<file path="design.v">
module ControlUnit(
  input  [5:0] io_opcode,
  output       io_output0,
  output       io_output1,
  output       io_output2,
  output       io_output3,
  output       io_output4,
  output       io_output5
);
  assign io_output0 = io_opcode[0];
  assign io_output1 = io_opcode[1];
  assign io_output2 = io_opcode[2];
  assign io_output3 = io_opcode[3];
  assign io_output4 = io_opcode[4];
  assign io_output5 = io_opcode[5];
endmodule
module ALU(
  input  [5:0]  io_sel,
  input  [31:0] io_oper1,
  input  [31:0] io_oper2,
  output reg        io_comparisonResult,
  output reg [31:0] io_result
);
  wire [63:0] product = io_oper1 * io_oper2;
  always @(*) begin
    io_result = 32'h0;
    io_comparisonResult = 1'b0;
    case (io_sel)
      6'b010000: io_result = io_oper1 + io_oper2;           
      6'b010001: io_result = io_oper1 + io_oper2;           
      6'b010010: io_result = io_oper1 - io_oper2;           
      6'b100000: io_result = product[31:0];                 
      6'b000100: io_comparisonResult = 1'b1;                
      6'b000101: io_comparisonResult = io_oper1 == io_oper2;  
      6'b000110: io_comparisonResult = io_oper1 < io_oper2;   
      6'b001000: io_result = io_oper2;                      
      6'b001001: io_result = io_oper1;                      
      6'b001010: io_result = io_oper1;                      
      default: ;
    endcase
  end
endmodule
module RegisterFile(
  input         clock,
  input  [4:0]  io_aSel,
  input  [4:0]  io_bSel,
  input  [31:0] io_writeData,
  input  [4:0]  io_writeSel,
  input         io_writeEnable,
  output [31:0] io_a,
  output [31:0] io_b
);
  reg [31:0] regs [0:31];
  always @(posedge clock) begin
    if (io_writeEnable) begin
      regs[io_writeSel] <= io_writeData;
    end
  end
  assign io_a = regs[io_aSel];
  assign io_b = regs[io_bSel];
endmodule
module ProgramCounter(
  input         clock,
  input         reset,
  input         io_stop,
  input         io_jump,
  input         io_run,
  input  [15:0] io_programCounterJump,
  output [15:0] io_programCounter
);
  reg  [15:0] countReg;
  wire [15:0] adderOutput = countReg + 16'h1;
  wire        stopped = io_stop | ~io_run;
  assign io_programCounter = countReg;
  always @(posedge clock) begin
    if (reset) begin
      countReg <= 16'h0;
    end else if (!stopped) begin
      if (io_jump) begin
        countReg <= io_programCounterJump;
      end else begin
        countReg <= adderOutput;
      end
    end
  end
endmodule
module CPUTop(
  input         clock,
  input         reset,
  input         run,
  output        done,
  output [15:0] imem_addr,
  input  [31:0] imem_rdata,
  output [15:0] dmem_addr,
  input  [31:0] dmem_rdata,
  output        dmem_we,
  output [31:0] dmem_wdata
);
  wire [15:0] pc;
  wire [31:0] instruction = imem_rdata;
  wire [5:0]  opcode = instruction[31:26];
  wire [15:0] data = instruction[15:0];
  wire cu0, cu1, cu2, cu3, cu4, cu5;
  wire [31:0] regA, regB, aluResult;
  wire        cmp;
  wire isSD  = opcode == 6'b001001;
  wire isLD  = opcode == 6'b001010;
  wire isEND = opcode == 6'b111111;
  wire isImm = (opcode == 6'b010000) | (opcode == 6'b001000);
  ControlUnit controlUnit(
    .io_opcode(opcode),
    .io_output0(cu0), .io_output1(cu1), .io_output2(cu2),
    .io_output3(cu3), .io_output4(cu4), .io_output5(cu5)
  );
  wire swapSel = cu2 | isSD;
  wire [4:0] aSel = swapSel ? instruction[25:21] : instruction[20:16];
  wire [4:0] bSel = swapSel ? instruction[20:16] : instruction[15:11];
  wire active = run & ~reset;
  wire regWE = active & (isLD | ((cu5 | cu4 | cu3) & ~isSD & ~isEND));
  wire [31:0] regWD = (isSD | isLD) ? dmem_rdata : aluResult;
  RegisterFile registerFile(
    .clock(clock),
    .io_aSel(aSel), .io_bSel(bSel),
    .io_writeData(regWD), .io_writeSel(instruction[25:21]),
    .io_writeEnable(regWE),
    .io_a(regA), .io_b(regB)
  );
  ALU alu(
    .io_sel(opcode),
    .io_oper1(regA),
    .io_oper2(isImm ? {16'h0, data} : regB),
    .io_comparisonResult(cmp),
    .io_result(aluResult)
  );
  ProgramCounter programCounter(
    .clock(clock), .reset(reset),
    .io_stop(isEND),
    .io_jump(cu2 & cmp),
    .io_run(run),
    .io_programCounterJump(data),
    .io_programCounter(pc)
  );
  assign imem_addr  = pc;
  assign dmem_addr  = isLD ? regA[15:0] : regB[15:0];
  assign dmem_we    = active & isSD;
  assign dmem_wdata = aluResult;
  assign done       = ~run | isEND;
endmodule
</file>
<file path="run.sh">
#!/bin/bash
# the make line also repeats each setting of config.mk as NAME=value (left out here)
make -C /OpenROAD-flow-scripts/flow DESIGN_CONFIG=/design/flow/config.mk WORK_HOME=/design/flow/orfs CLKGATE_MAP_FILE= finish
</file>
<file path="config.mk">
export PLATFORM = sky130hd
export DESIGN_NAME = CPUTop
export DESIGN_NICKNAME = CPUTop
export VERILOG_FILES = /design/flow/design.v
export SDC_FILE = /design/flow/constraint.sdc
export NUM_CORES = 4
export LEC_CHECK = 0
export CAP_MARGIN = 20
export CORE_MARGIN = 2
export CORE_UTILIZATION = 40
export SETUP_SLACK_MARGIN = 1.8
export SLEW_MARGIN = 20
</file>
<file path="constraint.sdc">
create_clock -name core_clock -period 17.4 [get_ports {clock}]
set_input_delay 3.4800 -clock core_clock [delete_from_list [all_inputs] [get_ports {clock}]]
set_output_delay 3.4800 -clock core_clock [all_outputs]
set_load 0.01 [all_outputs]
</file>
==> results of run 1 <==
-- final cells by class --
type                       count  area (um2)
multi-input combinational   5125       38700
inverter                     532        2060
tap                         2355        2950
clock buffer                 136        2850
antenna                        9        22.5
timing repair inverter         1        11.3
clock inverter                62         607
fill                       15500       85900
sequential                  1040       31100
timing repair buffer        1425       14100
-- per-layer routing --
metal	vias up	global-route usage (%)	routed length, um	share of wire (%)
met3	1322	10.0	41900	12
met4	6	26.4	29900	8.9
met5	-	0	43	0.013
met2	5094	54.6	145000	43
met1	32900	44.4	120000	36
li1	27700	-	-	-
-- stage by stage --
| step | hold slack, ns | TNS, ns |
|---|---|---|
| 2_1_floorplan | 0.512 | 0 |
| 3_3_place_gp | 0.487 | -4.61 |
| 3_5_place_dp | 0.493 | -6.12 |
| 4_1_cts | 0.501 | 0 |
| 5_1_grt | 0.517 | 0 |
| 6_report | 0.502 | 0 |
-- timing repair --
action,CTS,global route
gates cloned,19,2
setup buffers,158,33
pin swaps,160,82
endpoints found under the setup margin,24,24
gates resized,554,114
==> Slide: Implementation Results, run 1 <==
Flow Results at a Glance

Worst setup path
  – Max incr delay on CP: 0.56 ns
  – R2r worst-path depth: 35
  – Stages on the worst setup path: 42
  – Setup CP Type: in2out
  – Startpoint types: input pin
  – Family with the most delay on the worst path: adder cells
  – CP max FO: 7
  – R2R Setup Slk: 7.71 ns
  – Reg2reg end: registerFile.regs[6][30]
  – Critical Path RT: 13.92 ns
  – Most used cell, CP: fa_1
  – CP max stage cell: fa_2
  – Crit path to: dmem_wdata[31]
  – CP bufs+invs: 13
  – CP arrival: 13.45 ns
  – Worst Setup End Kind: primary output
  – Worst Setup SP: imem_rdata[30]
  – Reg-to-Reg Start: registerFile.regs[8][2]

Yosys
  – Syn nets: 7864
  – Post-synth EDFFs: 1024
  – Top post-synthesis cells by area: edfxtp_1 (43%), fa_1 (11%), nand2_1 (8.4%)
  – Synth Area in XOR/XNOR: 1.10%
  – Synth logic family: simple AND/OR/NAND/NOR gates
  – FA/HA/MAJ Cells, Area Fraction: 14.7%
  – Flops after synth: 1040
  – Largest area contributor in the netlist: edfxtp_1
  – Top post-synthesis cells by count: nand2_1 (1603), edfxtp_1 (1024), inv_1 (511)
  – Ys async rst share: 0%
  – Yosys cell count: 7199
  – Average size of a mapped cell: 9.95 um2
  – Synthesized-area fraction occupied by and/or/nand/nor cells: 18.1%
  – Synthesized cell area: 0.0716 mm2
  – Yosys stat area: 0.0716 mm2
  – Area share, top type: 42.9%
  – Most common reg cell: edfxtp_1
  – Synth Instances: 7199
  – Seq/Total Area, Yosys: 43.4%
  – Post-synthesis cell type count: 103
  – Yosys warning total: 3
  – MUX area fraction: 3.78%
  – Count leader, synth: nand2_1
  – Ao+oa area frac: 12.4%

Global route
  – GR Overflow Total: 0
  – Initial antenna violation count: 7
  – First-pass GRT wire length: 470000 um
  – Overall global routing resource usage: 36.2%
  – Vias in the first global route: 64700
  – Pin count of the biggest net entering global routing: 66

Clock network
  – Hold Buf Count CTS: 0
  – Clock root buffer: clkbuf_16
  – CTS sink count: 1040
  – CTS max path bufs: 3
  – Late-Pin Clk Latency: 0.78 ns
  – # H-tree levels: 3
  – CTS buffer count: 107
  – CTS clk-pin slew, worst paths: 0.06 ns
  – TritonCTS clock tree: yes

Final layout
  – Area growth, synth to finish: 28.9%
  – Final cell count without fillers: 10700
  – Layout Nets: 8897
  – Fin util: 51.8%
  – Layout Cell Area excl Fill: 0.0923 mm2

Place
  – GPL Wtd Cong: 1.02
  – Placed Cells: 10300
  – Port buffer count: 132
  – Post-Place Setup Slack: -1.06 ns
  – DP HPWL: 236000 um
  – Dpl cell area: 0.0841 mm2

Die
  – Rows: 155
  – Core area: 0.178 mm2
  – Die Ht: 427 um
  – Chip width: 427 um
  – Floorplan-stage core utilization: 40.2%
  – Die area: 0.182 mm2
  – # IOs: 133

Routing
  – Vias per cell: 6.27
  – DRC violations left: 0
  – Final wirelength: 337000 um
  – Per-cell routed wire length: 31.5 um
  – Router iterations before antenna repair: 7
  – Drt initial violations: 10600
  – Vias: 67000
  – Post-DRT Antenna Nets: 0

Timing
  – Slew margin rel.: 9.80%
  – Fmax: 0.0591 GHz
  – PnR worst setup slack: 0.475 ns
  – Setup-failing EPs final: 0
  – Period utilization: 97.3%
  – Max Clock Skew: 0.0536 ns
  – Worst-margin pin slew: 1.33 ns
  – RSZ-0062 raised after global routing: true
  – Max Slew Vio Count: 0
  – Tmin final: 16.93 ns
  – Final hold viol count: 0

Run
  – Log Warnings: 61
  – Number of max-cap violations: 0

Outcome
  – Status: no timing/DRC/antenna violations

Worst hold path
  – Hold path cells: 2
  – Min-Delay Path Class: reg2reg
  – Hold_sp: programCounter.countReg[15]
  – WHS Endpoint: programCounter.countReg[15]
==> run 2: changes to the inputs <==
- ABC_AREA: default -> 0
- CAP_MARGIN: 20 -> 30
- CELL_PAD_IN_SITES_GLOBAL_PLACEMENT: default -> 2
- CORE_ASPECT_RATIO: default -> 0.87
- CORE_UTILIZATION: 40 -> 54
- CTS_CLUSTER_DIAMETER: default -> 284
- GPL_ROUTABILITY_DRIVEN: default -> 1
- GPL_TIMING_DRIVEN: default -> 1
- MAX_ROUTING_LAYER: default -> met5
- MIN_ROUTING_LAYER: default -> met2
- PLACE_DENSITY_LB_ADDON: default -> 0.25
- SETUP_SLACK_MARGIN: 1.8 -> default
- clock period: 17.4 -> 22.9 ns (I/O delays scaled with it)
==> run 2 against run 1 <==
Net effect: the run now fails in global routing; synthesized cell count stayed put; synthesized area stayed put; die area is 26% lower.
==> Slide: Implementation Results, run 2 <==
Flow Results at a Glance

Outcome
  – Status: aborted with a tool error
  – Halt Stage: global routing
  – Error: [ERROR GRT-0116] Global routing finished with congestion. Check the congestion regions in the DRC Viewer.

Clock network
  – CTS max path bufs: 3
  – CTS buffer count: 107
  – Setup bufs post-CTS: 0
  – # H-tree levels: 3
  – Post_cts resized: 0
  – Clock root buffer: clkbuf_16
  – CTS sink count: 1040
  – Hold Buf Count CTS: 0

Yosys
  – FA/HA/MAJ Cells, Area Fraction: 14.7%
  – Flops after synth: 1040
  – Ys async rst share: 0%
  – Ao+oa area frac: 12.4%
  – Area share, top type: 42.9%
  – Yosys cell count: 7199
  – MUX area fraction: 3.78%
  – Synth Area in XOR/XNOR: 1.10%
  – Average size of a mapped cell: 9.95 um2
  – Yosys warning total: 3
  – Post-synthesis cell type count: 103
  – Synthesized cell area: 0.0716 mm2
  – Top post-synthesis cells by count: nand2_1 (1603), edfxtp_1 (1024), inv_1 (511)
  – Count leader, synth: nand2_1
  – Yosys stat area: 0.0716 mm2
  – Syn nets: 7864
  – Largest area contributor in the netlist: edfxtp_1
  – Synth Instances: 7199
  – Post-synth EDFFs: 1024
  – Synth logic family: simple AND/OR/NAND/NOR gates
  – Seq/Total Area, Yosys: 43.4%
  – Top post-synthesis cells by area: edfxtp_1 (43%), fa_1 (11%), nand2_1 (8.4%)
  – Synthesized-area fraction occupied by and/or/nand/nor cells: 18.1%
  – Most common reg cell: edfxtp_1

Global route
  – GR Overflow Total: 1108
  – Overall global routing resource usage: 85.3%

Die
  – Floorplan-stage core utilization: 54.4%
  – Die Ht: 344 um
  – Rows: 124
  – Chip width: 394 um
  – Core area: 0.132 mm2
  – # IOs: 133
  – Die area: 0.136 mm2

Place
  – Dpl cell area: 0.0757 mm2
  – Port buffer count: 132
  – Post-Place Setup Slack: 0.635 ns
  – GPL Wtd Cong: 1.43
  – DP HPWL: 209000 um
-- run 2: metal layers --
| metal | track usage, % | overflow |
|---|---|---|
| met1 | - | - |
| met2 | 87.5 | 137 |
| met3 | 93.1 | 732 |
| met4 | 69.6 | 117 |
| met5 | 74.8 | 122 |
-- run 2: through the flow --
stage | cells | hold WS, ns
3_3_place_gp | 8888 | 0.488
4_1_cts | 9086 | 0.515
2_1_floorplan | 7199 | 0.512
3_5_place_dp | 8894 | 0.505
==> run 3: changes to the inputs <==
- ABC_AREA: 0 -> default
- CAP_MARGIN: 30 -> 20
- CELL_PAD_IN_SITES_GLOBAL_PLACEMENT: 2 -> default
- CORE_ASPECT_RATIO: 0.87 -> default
- CORE_UTILIZATION: 54 -> 70
- CTS_CLUSTER_DIAMETER: 284 -> default
- CTS_CLUSTER_SIZE: default -> 57
- GPL_ROUTABILITY_DRIVEN: 1 -> default
- GPL_TIMING_DRIVEN: 1 -> default
- MAX_ROUTING_LAYER: met5 -> default
- MIN_ROUTING_LAYER: met2 -> default
- PLACE_DENSITY_LB_ADDON: 0.25 -> 0.0
- SETUP_SLACK_MARGIN: default -> 0.25
- clock period: 22.9 -> 13.6 ns (I/O delays scaled with it)
==> run 3 against run 2 <==
Net effect: the run again fails in global routing; synthesized area did not move; die area fell by 23%; synthesized cell count did not move.
==> Slide: Implementation Results, run 3 <==
Flow Results at a Glance

Outcome
  – Status: aborted with a tool error
  – Halt Stage: global routing
  – Error: [ERROR GRT-0232] Routing congestion too high. Check the congestion heatmap in the GUI.

Clock network
  – CTS max path bufs: 3
  – Clock root buffer: clkbuf_16
  – CTS sink count: 1040
  – CTS buffer count: 104
  – Hold Buf Count CTS: 0
  – # H-tree levels: 3

Yosys
  – Most common reg cell: edfxtp_1
  – Post-synthesis cell type count: 103
  – Yosys stat area: 0.0716 mm2
  – Syn nets: 7864
  – Count leader, synth: nand2_1
  – Synth logic family: simple AND/OR/NAND/NOR gates
  – Synthesized-area fraction occupied by and/or/nand/nor cells: 18.1%
  – Ao+oa area frac: 12.4%
  – Post-synth EDFFs: 1024
  – Top post-synthesis cells by area: edfxtp_1 (43%), fa_1 (11%), nand2_1 (8.4%)
  – Synthesized cell area: 0.0716 mm2
  – Flops after synth: 1040
  – Largest area contributor in the netlist: edfxtp_1
  – Synth Area in XOR/XNOR: 1.10%
  – Top post-synthesis cells by count: nand2_1 (1603), edfxtp_1 (1024), inv_1 (511)
  – Area share, top type: 42.9%
  – Seq/Total Area, Yosys: 43.4%
  – Synth Instances: 7199
  – Yosys warning total: 3
  – FA/HA/MAJ Cells, Area Fraction: 14.7%
  – Average size of a mapped cell: 9.95 um2
  – MUX area fraction: 3.78%
  – Yosys cell count: 7199
  – Ys async rst share: 0%

Place
  – Port buffer count: 132
  – Post-Place Setup Slack: -2.94 ns
  – DP HPWL: 226000 um
  – GPL Wtd Cong: 1.12

Die
  – # IOs: 133
  – Die area: 0.105 mm2
  – Core area: 0.102 mm2
  – Floorplan-stage core utilization: 70.5%
  – Chip width: 324 um
  – Rows: 117
  – Die Ht: 324 um

Global route
  – GR Overflow Total: 1022
  – Overall global routing resource usage: 89.4%
[run 3: routing by layer]
layer  overflow  global-route usage (%)
met5         23                    60.6
met4        336                    91.3
met3        103                    81.8
met2        470                    98.6
met1         90                    88.4
[run 3: through the flow]
stage / utilization (%) / setup TNS, ns / instance area [um2] / std cells
floorplan: - / -4.38 / 72600 / 7199
global placement: 81.3 / -83.36 / 82600 / 9276
detailed placement: 81.3 / -78.26 / 82600 / 9276
CTS: 88.2 / -20.75 / 89600 / 9621
[run 3: repair_timing]
item / CTS
endpoints found under the setup margin: 26
pin swaps: 129
setup buffers: 133
gates resized: 547
gates cloned: 20
==> run 4: changes to the inputs <==
- CORE_UTILIZATION: 70 -> 59
- CTS_CLUSTER_SIZE: 57 -> default
- PLACE_DENSITY_LB_ADDON: 0.0 -> default
- SETUP_SLACK_MARGIN: 0.25 -> default
- clock period: 13.6 -> 12.4 ns (I/O delays scaled with it)
==> run 4 against run 3 <==
Net effect: the layout now fails its checks (setup timing); synthesized cell count did not move; die area rose by 18%; synthesized area did not move.
==> Slide: Implementation Results, run 4 <==
Flow Results at a Glance

Outcome
  – Status: complete, but fails checks
  – SO Viols: setup timing

Clock network
  – Hold Buf Count CTS: 0
  – Clock root buffer: clkbuf_16
  – # H-tree levels: 3
  – CTS clk-pin slew, worst paths: 0.06 ns
  – TritonCTS clock tree: yes
  – Late-Pin Clk Latency: 0.76 ns
  – CTS buffer count: 107
  – CTS max path bufs: 3
  – CTS sink count: 1040

Global route
  – First-pass GRT wire length: 475000 um
  – Pin count of the biggest net entering global routing: 67
  – Vias in the first global route: 67800
  – Overall global routing resource usage: 53.3%
  – GR Overflow Total: 0
  – Initial antenna violation count: 17

Timing
  – Final hold viol count: 0
  – Setup-failing EPs final: 25
  – Fmax: 0.0676 GHz
  – Slew margin rel.: 9.37%
  – PnR worst setup slack: -2.40 ns
  – Period utilization: 119%
  – Max Slew Vio Count: 0
  – RSZ-0062 raised after global routing: true
  – Tmin final: 14.80 ns
  – Max Clock Skew: 0.0646 ns
  – Worst-margin pin slew: 1.35 ns
  – Final TNS setup: -40.14 ns

Yosys
  – MUX area fraction: 3.78%
  – Area share, top type: 42.9%
  – Top post-synthesis cells by area: edfxtp_1 (43%), fa_1 (11%), nand2_1 (8.4%)
  – Yosys warning total: 3
  – Synth logic family: simple AND/OR/NAND/NOR gates
  – Synth Area in XOR/XNOR: 1.10%
  – Synth Instances: 7199
  – Ys async rst share: 0%
  – Syn nets: 7864
  – Yosys cell count: 7199
  – Count leader, synth: nand2_1
  – Post-synth EDFFs: 1024
  – Synthesized-area fraction occupied by and/or/nand/nor cells: 18.1%
  – Seq/Total Area, Yosys: 43.4%
  – Flops after synth: 1040
  – Largest area contributor in the netlist: edfxtp_1
  – Synthesized cell area: 0.0716 mm2
  – Average size of a mapped cell: 9.95 um2
  – Post-synthesis cell type count: 103
  – Ao+oa area frac: 12.4%
  – Most common reg cell: edfxtp_1
  – Yosys stat area: 0.0716 mm2
  – FA/HA/MAJ Cells, Area Fraction: 14.7%
  – Top post-synthesis cells by count: nand2_1 (1603), edfxtp_1 (1024), inv_1 (511)

Place
  – GPL Wtd Cong: 1.10
  – Port buffer count: 132
  – DP HPWL: 230000 um

Routing
  – Per-cell routed wire length: 34.0 um
  – Vias per cell: 7.07
  – Final wirelength: 340000 um
  – Vias: 70500
  – Drt initial violations: 14000
  – Router iterations before antenna repair: 12
  – Post-DRT Antenna Nets: 0
  – DRC violations left: 0

Worst setup path
  – Crit path to: dmem_wdata[30]
  – CP max stage cell: fa_1
  – R2r worst-path depth: 38
  – Reg-to-Reg Start: registerFile.regs[9][11]
  – Family with the most delay on the worst path: adder cells
  – Reg2reg end: registerFile.regs[4][30]
  – Max incr delay on CP: 0.57 ns
  – Worst Setup End Kind: primary output
  – CP bufs+invs: 14
  – Most used cell, CP: fa_1
  – Startpoint types: input pin
  – CP arrival: 12.32 ns
  – Worst Setup SP: imem_rdata[30]
  – Setup CP Type: in2out
  – R2R Setup Slk: 2.76 ns
  – CP max FO: 10
  – Critical Path RT: 9.92 ns
  – Stages on the worst setup path: 42

Die
  – # IOs: 133
  – Die area: 0.124 mm2
  – Chip width: 352 um
  – Rows: 127
  – Die Ht: 352 um
  – Floorplan-stage core utilization: 59.6%
  – Core area: 0.120 mm2

Worst hold path
  – Hold_sp: programCounter.countReg[15]
  – WHS Endpoint: programCounter.countReg[15]
  – Min-Delay Path Class: reg2reg
  – Hold path cells: 2

Final layout
  – Fin util: 76.3%
  – Area growth, synth to finish: 27.9%
  – Layout Nets: 8912

Run
  – Number of max-cap violations: 0
  – Log Warnings: 65
-- run 4: metal layers --
layer / wire length, um / track usage, % / part of all wire, % / up-vias
li1: - / - / - / 27700
met1: 107000 / 63.9 / 32 / 33200
met2: 137000 / 75.2 / 40 / 7382
met3: 58000 / 22.7 / 17 / 2131
met4: 36800 / 42.6 / 11 / 16
met5: 228 / 0.769 / 0.067 / -
-- run 4: what timing repair did --
action | CTS | global route
pin swaps | 121 | 81
endpoints found under the hold margin | 0 | 0
resized | 500 | 181
endpoints found under the setup margin | 284 | 59
cloned | 13 | 2
buffers inserted | 124 | 28
-- run 4: metrics by stage --
stage | std cells | cell area [um2] | setup slack [ns] | hold slack, ns
after floorplan | 7199 | 72700 | -1.62 | 0.512
after global placement | 9589 | 83800 | -3.81 | 0.491
after detailed placement | 9589 | 83800 | -3.65 | 0.493
after CTS | 9919 | 90600 | -2.41 | 0.507
after global routing | 9951 | 91600 | -2.59 | 0.535
final | 9971 | 91600 | -2.40 | 0.510
-- run 4: area by class of cell --
type,count,area [um2]
clock buffers,117,2740
inverters,532,2070
flip-flops and latches,1040,31100
well taps,1612,2020
clock inverters,81,916
multi-input cells,5124,38600
diodes,23,57.6
fillers,7883,28500
repair buffers,1442,14100
==> run 5: changes to the inputs <==
- SETUP_SLACK_MARGIN: default -> -0.63
- clock period: 12.4 -> 12.2 ns (I/O delays scaled with it)
==> run 5 against run 4 <==
Net effect: still fails the layout checks on setup timing; die area did not move; first-iteration DRC count decreased by 12%; highest routed layer unchanged; synthesized cell count is the same; cell count is 0.40% lower; register-to-register slack worse by 0.09 ns; synthesized area unchanged.
==> Slide: Implementation Results, run 5 <==
Flow Results at a Glance

Clock network
  – CTS max path bufs: 3
  – CTS buffer count: 107
  – Late-Pin Clk Latency: 0.78 ns
  – # H-tree levels: 3
  – CTS sink count: 1040
  – Clock root buffer: clkbuf_16
  – TritonCTS clock tree: yes
  – CTS clk-pin slew, worst paths: 0.06 ns

Worst setup path
  – CP arrival: 12.32 ns
  – Worst Setup End Kind: primary output
  – CP max stage cell: fa_2
  – Max incr delay on CP: 0.58 ns
  – Setup CP Type: in2out
  – Startpoint types: input pin
  – R2r worst-path depth: 41
  – Crit path to: dmem_wdata[30]
  – Worst Setup SP: imem_rdata[22]
  – Stages on the worst setup path: 40
  – R2R Setup Slk: 2.67 ns
  – Most used cell, CP: fa_1
  – Critical Path RT: 9.76 ns
  – CP max FO: 9
  – Family with the most delay on the worst path: adder cells
  – Reg-to-Reg Start: registerFile.regs[8][2]
  – Reg2reg end: registerFile.regs[2][29]
  – CP bufs+invs: 12

Yosys
  – Synth logic family: simple AND/OR/NAND/NOR gates
  – Ao+oa area frac: 12.4%
  – Post-synthesis cell type count: 103
  – Post-synth EDFFs: 1024
  – Flops after synth: 1040
  – Ys async rst share: 0%
  – MUX area fraction: 3.78%
  – FA/HA/MAJ Cells, Area Fraction: 14.7%
  – Area share, top type: 42.9%
  – Most common reg cell: edfxtp_1
  – Top post-synthesis cells by count: nand2_1 (1603), edfxtp_1 (1024), inv_1 (511)
  – Synthesized cell area: 0.0716 mm2
  – Seq/Total Area, Yosys: 43.4%
  – Yosys warning total: 3
  – Synth Instances: 7199
  – Synth Area in XOR/XNOR: 1.10%
  – Syn nets: 7864
  – Top post-synthesis cells by area: edfxtp_1 (43%), fa_1 (11%), nand2_1 (8.4%)
  – Count leader, synth: nand2_1
  – Largest area contributor in the netlist: edfxtp_1
  – Yosys stat area: 0.0716 mm2
  – Synthesized-area fraction occupied by and/or/nand/nor cells: 18.1%
  – Average size of a mapped cell: 9.95 um2
  – Yosys cell count: 7199

Timing
  – Setup-failing EPs final: 27
  – Period utilization: 121%
  – RSZ-0062 raised after global routing: true
  – Tmin final: 14.76 ns
  – Max Slew Vio Count: 0
  – Final hold viol count: 0
  – Max Clock Skew: 0.0653 ns
  – PnR worst setup slack: -2.56 ns
  – Worst-margin pin slew: 1.27 ns
  – Slew margin rel.: 15.0%
  – Final TNS setup: -45.48 ns
  – Fmax: 0.0678 GHz

Global route
  – Initial antenna violation count: 16
  – Pin count of the biggest net entering global routing: 51
  – Vias in the first global route: 66200
  – First-pass GRT wire length: 463000 um
  – GR Overflow Total: 0
  – Overall global routing resource usage: 51.9%

Die
  – Core area: 0.120 mm2
  – Chip width: 352 um
  – # IOs: 133
  – Floorplan-stage core utilization: 59.6%
  – Rows: 127
  – Die area: 0.124 mm2
  – Die Ht: 352 um

Routing
  – Per-cell routed wire length: 33.3 um
  – Final wirelength: 330000 um
  – Drt initial violations: 12400
  – Vias: 69100
  – Vias per cell: 6.96
  – Router iterations before antenna repair: 9
  – DRC violations left: 0
  – Post-DRT Antenna Nets: 0

Worst hold path
  – Min-Delay Path Class: reg2reg
  – Hold_sp: programCounter.countReg[0]
  – Hold path cells: 2
  – WHS Endpoint: programCounter.countReg[0]

Final layout
  – Area growth, synth to finish: 26.8%
  – Layout Cell Area excl Fill: 0.0908 mm2
  – Layout Nets: 8889
  – # fillers: 8202
  – Final cell count without fillers: 9931

Run
  – Number of max-cap violations: 0
  – Log Warnings: 63

Place
  – Port buffer count: 132
  – Post-Place Setup Slack: -3.79 ns
  – GPL Wtd Cong: 1.06
  – Placed Cells: 9614
  – DP HPWL: 224000 um
  – Dpl cell area: 0.0840 mm2

Outcome
  – SO Viols: setup timing
  – Status: complete, but fails checks
-- run 5: repair_timing --
item	4_1_cts	5_1_grt
hold buffers	0	0
pin swaps	79	55
gates resized	367	159
cloned	15	2
endpoints found under the setup margin	58	25
setup buffers	78	45
-- run 5: routing by layer --
metal / share of wire (%) / routed length [um] / global-route usage, %
met2: 41 / 135000 / 73.8
met1: 32 / 107000 / 63.6
met4: 10 / 33700 / 40.3
met5: 0.14 / 478 / 1.19
met3: 17 / 54900 / 19.7
-- run 5: final cells by class --
class	count	area, um2	area share (%)
inverter	532	2050	2.26
sequential	1040	31100	34.2
clock inverter	73	910	1.00
tap	1612	2020	2.22
timing repair buffer	1419	13700	15.1
multi-input combinational	5124	38300	42.2
clock buffer	121	2730	3.01
antenna	10	25.0	0.0276
-- run 5: metrics by stage --
stage	utilization [%]	hold WS (ns)
floorplan	-	0.512
global placement	69.9	0.492
detailed placement	69.9	0.502
CTS	74.8	0.508
global route	75.6	0.534
finish	75.6	0.505
==> run 6: changes to the inputs <==
- ABC_AREA: default -> 1
- CORE_ASPECT_RATIO: default -> 1.44
- CORE_UTILIZATION: 59 -> 66
- CTS_CLUSTER_DIAMETER: default -> 259
- CTS_CLUSTER_SIZE: default -> 99
- PLACE_DENSITY: default -> 0.37
- SETUP_SLACK_MARGIN: -0.63 -> default
- TNS_END_PERCENT: default -> 10
- clock period: 12.2 -> 7.33 ns (I/O delays scaled with it)
==> run 6 against run 5 <==
Net effect: synthesized area grew 2.0%; die area shrank 8.6%; synthesized cell count grew 20%; the flow now stops in global routing.
==> Slide: Implementation Results, run 6 <==
Flow Results at a Glance

Outcome
  – Status: aborted with a tool error
  – Halt Stage: global routing
  – Error: [ERROR GRT-0232] Routing congestion too high. Check the congestion heatmap in the GUI.

Clock network
  – CTS max path bufs: 3
  – CTS buffer count: 14
  – Hold Buf Count CTS: 0
  – Clock root buffer: clkbuf_16
  – # H-tree levels: 1
  – CTS sink count: 1040

Die
  – Core area: 0.110 mm2
  – Die Ht: 403 um
  – Rows: 146
  – Die area: 0.113 mm2
  – Chip width: 281 um
  – Floorplan-stage core utilization: 66.5%
  – # IOs: 133

Yosys
  – Yosys stat area: 0.0731 mm2
  – Average size of a mapped cell: 8.44 um2
  – Flops after synth: 1040
  – Yosys warning total: 3
  – Top post-synthesis cells by area: edfxtp_1 (42%), nand2_1 (14%), nand3_1 (14%)
  – Yosys cell count: 8662
  – MUX area fraction: 0%
  – Syn nets: 9327
  – Synthesized cell area: 0.0731 mm2
  – Synth Instances: 8662
  – FA/HA/MAJ Cells, Area Fraction: 14.4%
  – Seq/Total Area, Yosys: 42.5%
  – Count leader, synth: nand2_1
  – Most common reg cell: edfxtp_1
  – Area share, top type: 42.1%
  – Post-synth EDFFs: 1024
  – Top post-synthesis cells by count: nand2_1 (2662), nand3_1 (1975), edfxtp_1 (1024)
  – Post-synthesis cell type count: 58
  – Synth logic family: simple AND/OR/NAND/NOR gates
  – Synthesized-area fraction occupied by and/or/nand/nor cells: 30.5%
  – Largest area contributor in the netlist: edfxtp_1
  – Synth Area in XOR/XNOR: 0.431%
  – Ao+oa area frac: 3.92%
  – Ys async rst share: 0%

Place
  – Port buffer count: 132
  – Dpl cell area: 0.0852 mm2
  – Placed Cells: 11000
  – DP HPWL: 231000 um
  – GPL Wtd Cong: 1.19

Global route
  – Overall global routing resource usage: 76.7%
  – GR Overflow Total: 18
-- run 6: metrics by stage --
stage	setup slack (ns)	hold WS [ns]	setup TNS, ns
3_5_place_dp	-6.07	0.499	-3527.08
2_1_floorplan	-3.17	0.518	-1461.02
3_3_place_gp	-5.88	0.495	-3385.35
4_1_cts	-4.37	0.527	-1886.23
-- run 6: timing repair --
item / CTS
gates resized: 834
buffers inserted: 193
setup endpoints to repair: 933
pin swaps: 180
cloned: 35
-- run 6: metal layers --
| metal | GRT overflow | global-route usage [%] |
|---|---|---|
| met5 | 2 | 39.0 |
| met4 | 10 | 78.7 |
| met3 | 6 | 61.8 |
| met2 | 0 | 92.2 |
| met1 | 0 | 75.2 |
==> run 7: changes to the inputs <==
- ABC_AREA: 1 -> default
- CORE_ASPECT_RATIO: 1.44 -> default
- CORE_MARGIN: 2 -> 4
- CORE_UTILIZATION: 66 -> 26
- CTS_CLUSTER_DIAMETER: 259 -> default
- CTS_CLUSTER_SIZE: 99 -> 84
- GPL_ROUTABILITY_DRIVEN: default -> 0
- MAX_ROUTING_LAYER: default -> met4
- MIN_ROUTING_LAYER: default -> met2
- PLACE_DENSITY: 0.37 -> default
- PLACE_DENSITY_LB_ADDON: default -> 0.3
- SLEW_MARGIN: 20 -> 40
- TNS_END_PERCENT: 10 -> default
- clock period: 7.33 -> 9.94 ns (I/O delays scaled with it)
==> run 7 against run 6 <==
Net effect: synthesized cell count down 17%; synthesized area shrank 2.0%; die area increased to 2.5 times the previous value; the run again fails in global routing.
==> Slide: Implementation Results, run 7 <==
Flow Results at a Glance

Outcome
  – Status: aborted with a tool error
  – Halt Stage: global routing
  – Error: [ERROR GRT-0232] Routing congestion too high. Check the congestion heatmap in the GUI.

Die
  – Chip width: 533 um
  – Die area: 0.284 mm2
  – Die Ht: 533 um
  – # IOs: 133
  – Floorplan-stage core utilization: 26.2%
  – Core area: 0.274 mm2
  – Rows: 192

Yosys
  – Largest area contributor in the netlist: edfxtp_1
  – FA/HA/MAJ Cells, Area Fraction: 14.7%
  – Synth Area in XOR/XNOR: 1.10%
  – Post-synth EDFFs: 1024
  – Top post-synthesis cells by area: edfxtp_1 (43%), fa_1 (11%), nand2_1 (8.4%)
  – Area share, top type: 42.9%
  – Ys async rst share: 0%
  – Yosys cell count: 7199
  – Synth Instances: 7199
  – Yosys stat area: 0.0716 mm2
  – MUX area fraction: 3.78%
  – Flops after synth: 1040
  – Yosys warning total: 3
  – Post-synthesis cell type count: 103
  – Ao+oa area frac: 12.4%
  – Seq/Total Area, Yosys: 43.4%
  – Synthesized cell area: 0.0716 mm2
  – Most common reg cell: edfxtp_1
  – Top post-synthesis cells by count: nand2_1 (1603), edfxtp_1 (1024), inv_1 (511)
  – Synth logic family: simple AND/OR/NAND/NOR gates
  – Average size of a mapped cell: 9.95 um2
  – Syn nets: 7864
  – Synthesized-area fraction occupied by and/or/nand/nor cells: 18.1%
  – Count leader, synth: nand2_1

Global route
  – GR Overflow Total: 1
  – Overall global routing resource usage: 45.4%

Place
  – Placed Cells: 11900
  – DP HPWL: 257000 um
  – Port buffer count: 132
  – Dpl cell area: 0.0896 mm2

Clock network
  – CTS buffer count: 116
  – Clock root buffer: clkbuf_16
  – # H-tree levels: 3
  – Hold Buf Count CTS: 0
  – CTS max path bufs: 3
  – CTS sink count: 1040
==> run 7: repair_timing <==
action / in CTS
endpoints found under the setup margin: 831
resized: 498
cloned: 15
pin swaps: 125
setup buffers: 141
==> run 7: metal layers <==
| layer | GRT usage [%] | overflow |
|---|---|---|
| met3 | 52.9 | 0 |
| met4 | 31.4 | 1 |
| met1 | - | - |
| met2 | 46.3 | 0 |
| met5 | - | - |
==> run 7: metrics by stage <==
stage | worst slack, ns | hold WS (ns) | utilization [%]
2_1_floorplan | -3.03 | 0.512 | -
3_3_place_gp | -5.04 | 0.504 | 32.5
3_5_place_dp | -5.06 | 0.499 | 32.7
4_1_cts | -3.68 | 0.506 | 35.4
==> run 8: changes to the inputs <==
- CAP_MARGIN: 20 -> 40
- CORE_ASPECT_RATIO: default -> 1.21
- CORE_MARGIN: 4 -> 2
- CORE_UTILIZATION: 26 -> 54
- CTS_CLUSTER_SIZE: 84 -> default
- GPL_TIMING_DRIVEN: default -> 0
- MAX_ROUTING_LAYER: met4 -> default
- PLACE_DENSITY_LB_ADDON: 0.3 -> default
- SETUP_SLACK_MARGIN: default -> 0.77
- SLEW_MARGIN: 40 -> 20
- TNS_END_PERCENT: default -> 95
- clock period: 9.94 -> 17.5 ns (I/O delays scaled with it)
==> run 8 against run 7 <==
Net effect: the run again fails in global routing; die area decreased by 52%; synthesized cell count unchanged; synthesized area unchanged.
==> Slide: Implementation Results, run 8 <==
Flow Results at a Glance

Outcome
  – Status: aborted with a tool error
  – Halt Stage: global routing
  – Error: [ERROR GRT-0116] Global routing finished with congestion. Check the congestion regions in the DRC Viewer.

Yosys
  – Count leader, synth: nand2_1
  – Top post-synthesis cells by count: nand2_1 (1603), edfxtp_1 (1024), inv_1 (511)
  – Area share, top type: 42.9%
  – Most common reg cell: edfxtp_1
  – Syn nets: 7864
  – Ys async rst share: 0%
  – FA/HA/MAJ Cells, Area Fraction: 14.7%
  – Synthesized-area fraction occupied by and/or/nand/nor cells: 18.1%
  – Yosys cell count: 7199
  – Seq/Total Area, Yosys: 43.4%
  – Synthesized cell area: 0.0716 mm2
  – Synth logic family: simple AND/OR/NAND/NOR gates
  – Yosys stat area: 0.0716 mm2
  – Flops after synth: 1040
  – Post-synthesis cell type count: 103
  – Average size of a mapped cell: 9.95 um2
  – Largest area contributor in the netlist: edfxtp_1
  – Synth Instances: 7199
  – Post-synth EDFFs: 1024
  – Yosys warning total: 3
  – Top post-synthesis cells by area: edfxtp_1 (43%), fa_1 (11%), nand2_1 (8.4%)
  – MUX area fraction: 3.78%
  – Ao+oa area frac: 12.4%
  – Synth Area in XOR/XNOR: 1.10%

Place
  – Dpl cell area: 0.0800 mm2
  – DP HPWL: 323000 um
  – Port buffer count: 125
  – Placed Cells: 9297
  – Post-Place Setup Slack: -4.89 ns

Global route
  – Overall global routing resource usage: 105%
  – GR Overflow Total: 7705

Die
  – Die area: 0.136 mm2
  – Die Ht: 405 um
  – Core area: 0.132 mm2
  – Chip width: 335 um
  – # IOs: 133
  – Rows: 147
  – Floorplan-stage core utilization: 54.2%

Clock network
  – CTS sink count: 1040
  – Clock root buffer: clkbuf_16
  – CTS max path bufs: 3
  – # H-tree levels: 3
  – Hold Buf Count CTS: 0
  – CTS buffer count: 106
run 8: metal layers:
layer	GRT usage, %	overflow
met5	105	545
met4	96.0	1069
met3	112	3865
met2	103	2226
met1	-	-
run 8: repair_timing:
action,CTS
pin swaps,138
setup endpoints to repair,461
buffers inserted,322
cloned,2
gates resized,1567
==> run 9: changes to the inputs <==
- ABC_AREA: default -> 1
- CAP_MARGIN: 40 -> 5
- CELL_PAD_IN_SITES_GLOBAL_PLACEMENT: default -> 1
- CORE_ASPECT_RATIO: 1.21 -> 0.84
- CORE_UTILIZATION: 54 -> 68
- CTS_CLUSTER_DIAMETER: default -> 322
- CTS_CLUSTER_SIZE: default -> 62
- GPL_TIMING_DRIVEN: 0 -> default
- HOLD_SLACK_MARGIN: default -> 0.3
- MIN_ROUTING_LAYER: met2 -> default
- PLACE_DENSITY_LB_ADDON: default -> 0.01
- SETUP_SLACK_MARGIN: 0.77 -> -0.73
- TNS_END_PERCENT: 95 -> 85
- clock period: 17.5 -> 10.6 ns (I/O delays scaled with it)
==> run 9 against run 8 <==
Net effect: the flow stops in global placement without I/O; synthesized cell count rose by 20%; synthesized area is 2.0% higher; die area is 19% lower.
==> Slide: Implementation Results, run 9 <==
Flow Results at a Glance

Die
  – Chip width: 362 um
  – Core area: 0.107 mm2
  – Floorplan-stage core utilization: 68.4%
  – Rows: 110
  – Die Ht: 305 um
  – Die area: 0.110 mm2

Outcome
  – Halt Stage: global placement without I/O
  – Error: [ERROR FLW-0024] Place density exceeds 1.0 (current PLACE_DENSITY_LB_ADDON =  0.01). Please check if the value of  PLACE_DENSITY_LB_ADDON is between 0 and 0.99.
  – Status: aborted with a tool error

Yosys
  – Area share, top type: 42.1%
  – Ao+oa area frac: 3.92%
  – Yosys cell count: 8662
  – Average size of a mapped cell: 8.44 um2
  – FA/HA/MAJ Cells, Area Fraction: 14.4%
  – Count leader, synth: nand2_1
  – Ys async rst share: 0%
  – Syn nets: 9327
  – Largest area contributor in the netlist: edfxtp_1
  – Yosys warning total: 3
  – Synth logic family: simple AND/OR/NAND/NOR gates
  – Seq/Total Area, Yosys: 42.5%
  – Post-synth EDFFs: 1024
  – Yosys stat area: 0.0731 mm2
  – Top post-synthesis cells by area: edfxtp_1 (42%), nand2_1 (14%), nand3_1 (14%)
  – Synthesized cell area: 0.0731 mm2
  – Post-synthesis cell type count: 58
  – MUX area fraction: 0%
  – Flops after synth: 1040
  – Synthesized-area fraction occupied by and/or/nand/nor cells: 30.5%
  – Synth Instances: 8662
  – Top post-synthesis cells by count: nand2_1 (2662), nand3_1 (1975), edfxtp_1 (1024)
  – Most common reg cell: edfxtp_1
  – Synth Area in XOR/XNOR: 0.431%
==> run 10: changes to the inputs <==
- CELL_PAD_IN_SITES_GLOBAL_PLACEMENT: 1 -> default
- CORE_ASPECT_RATIO: 0.84 -> 1.45
- CORE_UTILIZATION: 68 -> 54
- CTS_CLUSTER_DIAMETER: 322 -> default
- CTS_CLUSTER_SIZE: 62 -> default
- GPL_TIMING_DRIVEN: default -> 0
- HOLD_SLACK_MARGIN: 0.3 -> 0.15
- MAX_ROUTING_LAYER: default -> met4
- MIN_ROUTING_LAYER: default -> met2
- PLACE_DENSITY_LB_ADDON: 0.01 -> 0.28
- SETUP_SLACK_MARGIN: -0.73 -> 0.77
- SLEW_MARGIN: 20 -> 0
- TNS_END_PERCENT: 85 -> 95
- clock period: 10.6 -> 17.5 ns (I/O delays scaled with it)
==> run 10 against run 9 <==
Net effect: the flow stops in global routing; synthesized cell count stayed put; die area grew 26%; synthesized area unchanged.
==> Slide: Implementation Results, run 10 <==
Flow Results at a Glance

Outcome
  – Status: aborted with a tool error
  – Halt Stage: global routing
  – Error: [ERROR GRT-0116] Global routing finished with congestion. Check the congestion regions in the DRC Viewer.

Yosys
  – Synth logic family: simple AND/OR/NAND/NOR gates
  – Count leader, synth: nand2_1
  – Post-synthesis cell type count: 58
  – Post-synth EDFFs: 1024
  – Top post-synthesis cells by count: nand2_1 (2662), nand3_1 (1975), edfxtp_1 (1024)
  – Yosys warning total: 3
  – Most common reg cell: edfxtp_1
  – FA/HA/MAJ Cells, Area Fraction: 14.4%
  – Seq/Total Area, Yosys: 42.5%
  – MUX area fraction: 0%
  – Syn nets: 9327
  – Top post-synthesis cells by area: edfxtp_1 (42%), nand2_1 (14%), nand3_1 (14%)
  – Area share, top type: 42.1%
  – Ao+oa area frac: 3.92%
  – Synthesized cell area: 0.0731 mm2
  – Synth Instances: 8662
  – Flops after synth: 1040
  – Yosys stat area: 0.0731 mm2
  – Largest area contributor in the netlist: edfxtp_1
  – Yosys cell count: 8662
  – Synthesized-area fraction occupied by and/or/nand/nor cells: 30.5%
  – Average size of a mapped cell: 8.44 um2
  – Synth Area in XOR/XNOR: 0.431%
  – Ys async rst share: 0%

Clock network
  – Hold Buf Count CTS: 0
  – # H-tree levels: 3
  – Clock root buffer: clkbuf_16
  – CTS sink count: 1040
  – CTS max path bufs: 3
  – CTS buffer count: 93

Global route
  – GR Overflow Total: 8358
  – Overall global routing resource usage: 102%

Die
  – Rows: 162
  – Core area: 0.134 mm2
  – Chip width: 310 um
  – # IOs: 133
  – Floorplan-stage core utilization: 54.4%
  – Die area: 0.138 mm2
  – Die Ht: 447 um

Place
  – DP HPWL: 292000 um
  – Port buffer count: 131
  – Post-Place Setup Slack: -3.39 ns
  – Dpl cell area: 0.0783 mm2
[run 10: what timing repair did]
action                                   CTS
pin swaps                                 27
setup buffers                             80
resized                                 1022
hold endpoints to repair                   0
gates cloned                               4
endpoints found under the setup margin   250
[run 10: routing by layer]
layer / GRT overflow / global-route usage (%)
met4: 1056 / 91.9
met3: 4136 / 109
met5: - / -
met2: 3166 / 102
met1: - / -
[run 10: stage by stage]
step / TNS, ns / utilization, % / cells / hold WS (ns)
3_3_place_gp: -119.85 / 57.1 / 10600 / 0.500
4_1_cts: 0 / 63.7 / 10900 / 0.513
2_1_floorplan: 0 / - / 8662 / 0.518
3_5_place_dp: -129.08 / 58.3 / 10700 / 0.503
==> run 11: changes to the inputs <==
- CAP_MARGIN: 5 -> 20
- CORE_ASPECT_RATIO: 1.45 -> 0.5
- CORE_UTILIZATION: 54 -> 68
- CTS_CLUSTER_DIAMETER: default -> 259
- CTS_CLUSTER_SIZE: default -> 99
- GPL_ROUTABILITY_DRIVEN: 0 -> default
- GPL_TIMING_DRIVEN: 0 -> default
- HOLD_SLACK_MARGIN: 0.15 -> default
- MAX_ROUTING_LAYER: met4 -> default
- MIN_ROUTING_LAYER: met2 -> default
- PLACE_DENSITY: default -> 0.37
- PLACE_DENSITY_LB_ADDON: 0.28 -> default
- SETUP_SLACK_MARGIN: 0.77 -> default
- SLEW_MARGIN: 0 -> 20
- TNS_END_PERCENT: 95 -> default
- clock period: 17.5 -> 7.33 ns (I/O delays scaled with it)
==> run 11 against run 10 <==
Net effect: the run again fails in global routing; die area fell by 20%; synthesized cell count unchanged; synthesized area stayed put.
==> Slide: Implementation Results, run 11 <==
Flow Results at a Glance

Yosys
  – FA/HA/MAJ Cells, Area Fraction: 14.4%
  – Count leader, synth: nand2_1
  – Area share, top type: 42.1%
  – Ys async rst share: 0%
  – Average size of a mapped cell: 8.44 um2
  – Top post-synthesis cells by area: edfxtp_1 (42%), nand2_1 (14%), nand3_1 (14%)
  – Synth Instances: 8662
  – Seq/Total Area, Yosys: 42.5%
  – Synth Area in XOR/XNOR: 0.431%
  – Yosys stat area: 0.0731 mm2
  – Synthesized-area fraction occupied by and/or/nand/nor cells: 30.5%
  – MUX area fraction: 0%
  – Post-synth EDFFs: 1024
  – Post-synthesis cell type count: 58
  – Yosys warning total: 3
  – Most common reg cell: edfxtp_1
  – Yosys cell count: 8662
  – Flops after synth: 1040
  – Synthesized cell area: 0.0731 mm2
  – Syn nets: 9327
  – Ao+oa area frac: 3.92%
  – Synth logic family: simple AND/OR/NAND/NOR gates
  – Largest area contributor in the netlist: edfxtp_1
  – Top post-synthesis cells by count: nand2_1 (2662), nand3_1 (1975), edfxtp_1 (1024)

Die
  – Core area: 0.106 mm2
  – Rows: 84
  – # IOs: 133
  – Die area: 0.110 mm2
  – Chip width: 468 um
  – Die Ht: 236 um
  – Floorplan-stage core utilization: 69.1%

Place
  – Dpl cell area: 0.0852 mm2
  – Port buffer count: 132
  – DP HPWL: 219000 um
  – GPL Wtd Cong: 1.12

Clock network
  – CTS buffer count: 14
  – # H-tree levels: 1
  – Clock root buffer: clkbuf_16
  – CTS sink count: 1040
  – CTS max path bufs: 3

Global route
  – Overall global routing resource usage: 82.0%
  – GR Overflow Total: 99

Outcome
  – Status: aborted with a tool error
  – Halt Stage: global routing
  – Error: [ERROR GRT-0232] Routing congestion too high. Check the congestion heatmap in the GUI.
==> run 11: repair_timing <==
action	4_1_cts
setup buffers	199
resized	733
setup endpoints to repair	947
hold buffers	0
pin swaps	164
gates cloned	47
==> run 11: metrics by stage <==
step            TNS, ns  worst slack, ns  hold WS (ns)  instances
4_1_cts        -1884.60            -4.43         0.546      11200
3_5_place_dp   -3640.72            -6.59         0.518      10900
3_3_place_gp   -3420.29            -6.30         0.493      10900
2_1_floorplan  -1461.02            -3.17         0.518       8662
==> run 11: per-layer routing <==
layer,track usage (%),GRT overflow
met1,83.4,6
met2,92.9,46
met3,72.1,5
met4,75.8,42
met5,60.7,0
==> run 12: changes to the inputs <==
- ABC_AREA: 1 -> default
- CORE_ASPECT_RATIO: 0.5 -> default
- CORE_UTILIZATION: 68 -> 57
- CTS_CLUSTER_DIAMETER: 259 -> 28
- CTS_CLUSTER_SIZE: 99 -> default
- PLACE_DENSITY: 0.37 -> default
- SETUP_SLACK_MARGIN: default -> 2.44
- TNS_END_PERCENT: default -> 50
- clock period: 7.33 -> 9.57 ns (I/O delays scaled with it)
==> run 12 against run 11 <==
Net effect: now fails the layout checks on setup timing; synthesized area shrank 2.0%; synthesized cell count shrank 17%; die area grew 17%.
==> Slide: Implementation Results, run 12 <==
Flow Results at a Glance

Outcome
  – Status: complete, but fails checks
  – SO Viols: setup timing

Yosys
  – Average size of a mapped cell: 9.95 um2
  – Area share, top type: 42.9%
  – Synthesized-area fraction occupied by and/or/nand/nor cells: 18.1%
  – Post-synthesis cell type count: 103
  – Count leader, synth: nand2_1
  – Syn nets: 7864
  – Seq/Total Area, Yosys: 43.4%
  – Top post-synthesis cells by area: edfxtp_1 (43%), fa_1 (11%), nand2_1 (8.4%)
  – Post-synth EDFFs: 1024
  – Yosys cell count: 7199
  – Synth logic family: simple AND/OR/NAND/NOR gates
  – Yosys stat area: 0.0716 mm2
  – Ys async rst share: 0%
  – Flops after synth: 1040
  – Yosys warning total: 3
  – Largest area contributor in the netlist: edfxtp_1
  – Synthesized cell area: 0.0716 mm2
  – Synth Area in XOR/XNOR: 1.10%
  – MUX area fraction: 3.78%
  – Ao+oa area frac: 12.4%
  – FA/HA/MAJ Cells, Area Fraction: 14.7%
  – Synth Instances: 7199
  – Top post-synthesis cells by count: nand2_1 (1603), edfxtp_1 (1024), inv_1 (511)
  – Most common reg cell: edfxtp_1

Global route
  – Overall global routing resource usage: 51.7%
  – First-pass GRT wire length: 472000 um
  – GR Overflow Total: 0
  – Initial antenna violation count: 15
  – Vias in the first global route: 68000
  – Pin count of the biggest net entering global routing: 72

Clock network
  – # H-tree levels: 4
  – Late-Pin Clk Latency: 0.90 ns
  – Clock root buffer: clkbuf_16
  – CTS buffer count: 231
  – CTS sink count: 1040
  – CTS max path bufs: 3
  – CTS clk-pin slew, worst paths: 0.04 ns
  – TritonCTS clock tree: yes

Routing
  – Drt initial violations: 12600
  – Router iterations before antenna repair: 10
  – Post-DRT Antenna Nets: 0
  – Per-cell routed wire length: 32.7 um
  – Vias: 71300
  – DRC violations left: 0
  – Vias per cell: 6.84
  – Final wirelength: 340000 um

Timing
  – Final hold viol count: 0
  – RSZ-0062 raised after global routing: true
  – Period utilization: 141%
  – Slew margin rel.: 15.2%
  – Max Slew Vio Count: 0
  – Max Clock Skew: 0.0931 ns
  – PnR worst setup slack: -3.90 ns
  – Worst-margin pin slew: 1.27 ns
  – Tmin final: 13.47 ns
  – Setup-failing EPs final: 770
  – Fmax: 0.0742 GHz

Worst setup path
  – Critical Path RT: 7.66 ns
  – Most used cell, CP: fa_1
  – Worst Setup SP: imem_rdata[16]
  – CP arrival: 11.56 ns
  – CP max FO: 18
  – Setup CP Type: in2out
  – Stages on the worst setup path: 41
  – R2R Setup Slk: -0.14 ns
  – Worst Setup End Kind: primary output
  – CP max stage cell: fa_1
  – CP bufs+invs: 14
  – Reg2reg end: registerFile.regs[27][29]
  – Max incr delay on CP: 0.57 ns
  – Startpoint types: input pin
  – Reg-to-Reg Start: registerFile.regs[9][2]
  – R2r worst-path depth: 38
  – Crit path to: dmem_wdata[30]
  – Family with the most delay on the worst path: adder cells

Die
  – Core area: 0.125 mm2
  – Floorplan-stage core utilization: 57.2%
  – Die area: 0.129 mm2
  – Rows: 130
  – # IOs: 133
  – Chip width: 359 um
  – Die Ht: 359 um

Final layout
  – Area growth, synth to finish: 37.1%
  – Fin util: 78.4%
  – Layout Cell Area excl Fill: 0.0982 mm2
  – Layout Nets: 9219
  – # fillers: 8039

Worst hold path
  – Hold_sp: programCounter.countReg[15]
  – Hold path cells: 2
  – WHS Endpoint: programCounter.countReg[15]
  – Min-Delay Path Class: reg2reg

Run
  – Number of max-cap violations: 0
  – Log Warnings: 65

Place
  – DP HPWL: 223000 um
  – GPL Wtd Cong: 1.09
  – Dpl cell area: 0.0845 mm2
  – Port buffer count: 132
run 12: per-layer routing:
metal	vias to the layer above	part of all wire [%]	global-route usage, %
met1	33900	32	63.3
met5	-	0.021	0
met4	12	11	43.1
met3	2019	16	18.1
li1	28400	-	-
met2	6939	41	73.6
run 12: layout make-up:
class                   count  area [um2]  area share [%]
multi-input cells        5121       39000            39.8
flip-flops and latches   1040       31100            31.6
repair buffers           1628       15800            16.1
clock buffers             250        5870            5.98
clock inverters           189        2240            2.28
inverters                 532        2080            2.12
well taps                1650        2060            2.10
diodes                     13        32.5          0.0331
run 12: stage by stage:
stage	TNS [ns]	hold slack [ns]	setup slack, ns	std cells
2_1_floorplan	-785.05	0.512	-3.25	7199
3_5_place_dp	-2134.73	0.502	-5.14	9740
5_1_grt	-1053.35	0.533	-4.17	10400
6_report	-936.23	0.502	-3.90	10400
3_3_place_gp	-2026.69	0.479	-5.12	9738
4_1_cts	-712.78	0.505	-3.94	10300
run 12: repair_timing:
action | CTS | global route
pin swaps | 106 | 97
setup endpoints to repair | 1056 | 997
buffers inserted | 124 | 76
hold buffers | 0 | 0
gates resized | 539 | 256
cloned | 21 | 10
==> run 13: changes to the inputs <==
- CTS_CLUSTER_DIAMETER: 28 -> 356
- SETUP_SLACK_MARGIN: 2.44 -> 1.72
==> run 13 against run 12 <==
Net effect: still fails the layout checks on setup timing; critical path type unchanged; highest routed layer unchanged; cell area is 3.7% lower; routed wire length shrank 1.4%.
==> Slide: Implementation Results, run 13 <==
Flow Results at a Glance

Yosys
  – Top post-synthesis cells by count: nand2_1 (1603), edfxtp_1 (1024), inv_1 (511)
  – Synthesized-area fraction occupied by and/or/nand/nor cells: 18.1%
  – Yosys warning total: 3
  – Area share, top type: 42.9%
  – Syn nets: 7864
  – Post-synthesis cell type count: 103
  – Post-synth EDFFs: 1024
  – Synth Area in XOR/XNOR: 1.10%
  – Largest area contributor in the netlist: edfxtp_1
  – MUX area fraction: 3.78%
  – Yosys stat area: 0.0716 mm2
  – Seq/Total Area, Yosys: 43.4%
  – Top post-synthesis cells by area: edfxtp_1 (43%), fa_1 (11%), nand2_1 (8.4%)
  – Synthesized cell area: 0.0716 mm2
  – Ys async rst share: 0%
  – Ao+oa area frac: 12.4%
  – Most common reg cell: edfxtp_1
  – FA/HA/MAJ Cells, Area Fraction: 14.7%
  – Flops after synth: 1040
  – Yosys cell count: 7199
  – Synth logic family: simple AND/OR/NAND/NOR gates
  – Count leader, synth: nand2_1
  – Average size of a mapped cell: 9.95 um2
  – Synth Instances: 7199

Worst setup path
  – CP max stage cell: fa_1
  – Reg-to-Reg Start: registerFile.regs[29][2]
  – CP arrival: 11.59 ns
  – Setup CP Type: in2out
  – CP max FO: 19
  – Worst Setup End Kind: primary output
  – Max incr delay on CP: 0.54 ns
  – Stages on the worst setup path: 52
  – Startpoint types: input pin
  – Crit path to: dmem_wdata[29]
  – Critical Path RT: 7.66 ns
  – CP bufs+invs: 22
  – Most used cell, CP: buf_6
  – R2r worst-path depth: 59
  – Worst Setup SP: imem_rdata[31]
  – Family with the most delay on the worst path: adder cells
  – R2R Setup Slk: -0.92 ns
  – Reg2reg end: registerFile.regs[2][20]

Clock network
  – CTS buffer count: 110
  – TritonCTS clock tree: yes
  – CTS max path bufs: 3
  – CTS clk-pin slew, worst paths: 0.06 ns
  – Hold Buf Count CTS: 0
  – CTS sink count: 1040
  – # H-tree levels: 3
  – Late-Pin Clk Latency: 0.80 ns
  – Clock root buffer: clkbuf_16

Timing
  – Max Clock Skew: 0.0767 ns
  – Fmax: 0.0741 GHz
  – Final TNS setup: -1127.38 ns
  – Worst-margin pin slew: 1.44 ns
  – Slew margin rel.: 3.81%
  – Final hold viol count: 0
  – Setup-failing EPs final: 768
  – Max Slew Vio Count: 0
  – Tmin final: 13.50 ns
  – RSZ-0062 raised after global routing: true
  – PnR worst setup slack: -3.93 ns
  – Period utilization: 141%

Global route
  – Vias in the first global route: 67000
  – GR Overflow Total: 0
  – Initial antenna violation count: 15
  – Overall global routing resource usage: 51.2%
  – First-pass GRT wire length: 467000 um
  – Pin count of the biggest net entering global routing: 52

Routing
  – Per-cell routed wire length: 32.5 um
  – Post-DRT Antenna Nets: 0
  – Drt initial violations: 12300
  – Router iterations before antenna repair: 9
  – Vias per cell: 6.76
  – Vias: 69900
  – Final wirelength: 336000 um
  – DRC violations left: 0

Die
  – Core area: 0.125 mm2
  – Chip width: 359 um
  – Die Ht: 359 um
  – Rows: 130
  – # IOs: 133
  – Floorplan-stage core utilization: 57.2%
  – Die area: 0.129 mm2

Run
  – Number of max-cap violations: 0
  – Log Warnings: 63

Final layout
  – # fillers: 8676
  – Layout Cell Area excl Fill: 0.0945 mm2
  – Area growth, synth to finish: 32.0%
  – Layout Nets: 9252
  – Final cell count without fillers: 10300

Worst hold path
  – Hold_sp: programCounter.countReg[15]
  – Min-Delay Path Class: reg2reg
  – WHS Endpoint: programCounter.countReg[15]
  – Hold path cells: 2

Place
  – DP HPWL: 231000 um
  – Dpl cell area: 0.0860 mm2
  – Port buffer count: 132
  – Placed Cells: 9896
  – GPL Wtd Cong: 1.05
  – Post-Place Setup Slack: -4.89 ns

Outcome
  – Status: complete, but fails checks
  – SO Viols: setup timing
run 13: per-layer routing:
metal | GRT usage, % | vias to the layer above | share of wire, %
li1 | - | 28400 | -
met4 | 43.1 | 8 | 10
met3 | 17.4 | 1731 | 15
met5 | 0 | - | 0.014
met2 | 73.7 | 6383 | 41
met1 | 62.3 | 33400 | 33
run 13: repair_timing:
| action | CTS | global route |
|---|---|---|
| setup endpoints to repair | 992 | 951 |
| buffers inserted | 130 | 80 |
| cloned | 13 | 6 |
| pin swaps | 136 | 144 |
| resized | 464 | 274 |
run 13: cell type report:
cell class / count / area [um2] / area share, %
multi-input combinational: 5125 / 38900 / 41.1
sequential: 1040 / 31100 / 32.9
timing repair buffer: 1778 / 16700 / 17.7
clock buffer: 130 / 2850 / 3.01
inverter: 532 / 2060 / 2.18
tap: 1650 / 2060 / 2.18
clock inverter: 71 / 932 / 0.986
antenna: 10 / 25.0 / 0.0265
run 13: metrics by stage:
stage | util [%] | hold WS [ns]
global placement | 68.6 | 0.485
floorplan | - | 0.512
finish | 75.5 | 0.494
CTS | 74.0 | 0.493
detailed placement | 68.7 | 0.488
global route | 75.5 | 0.521
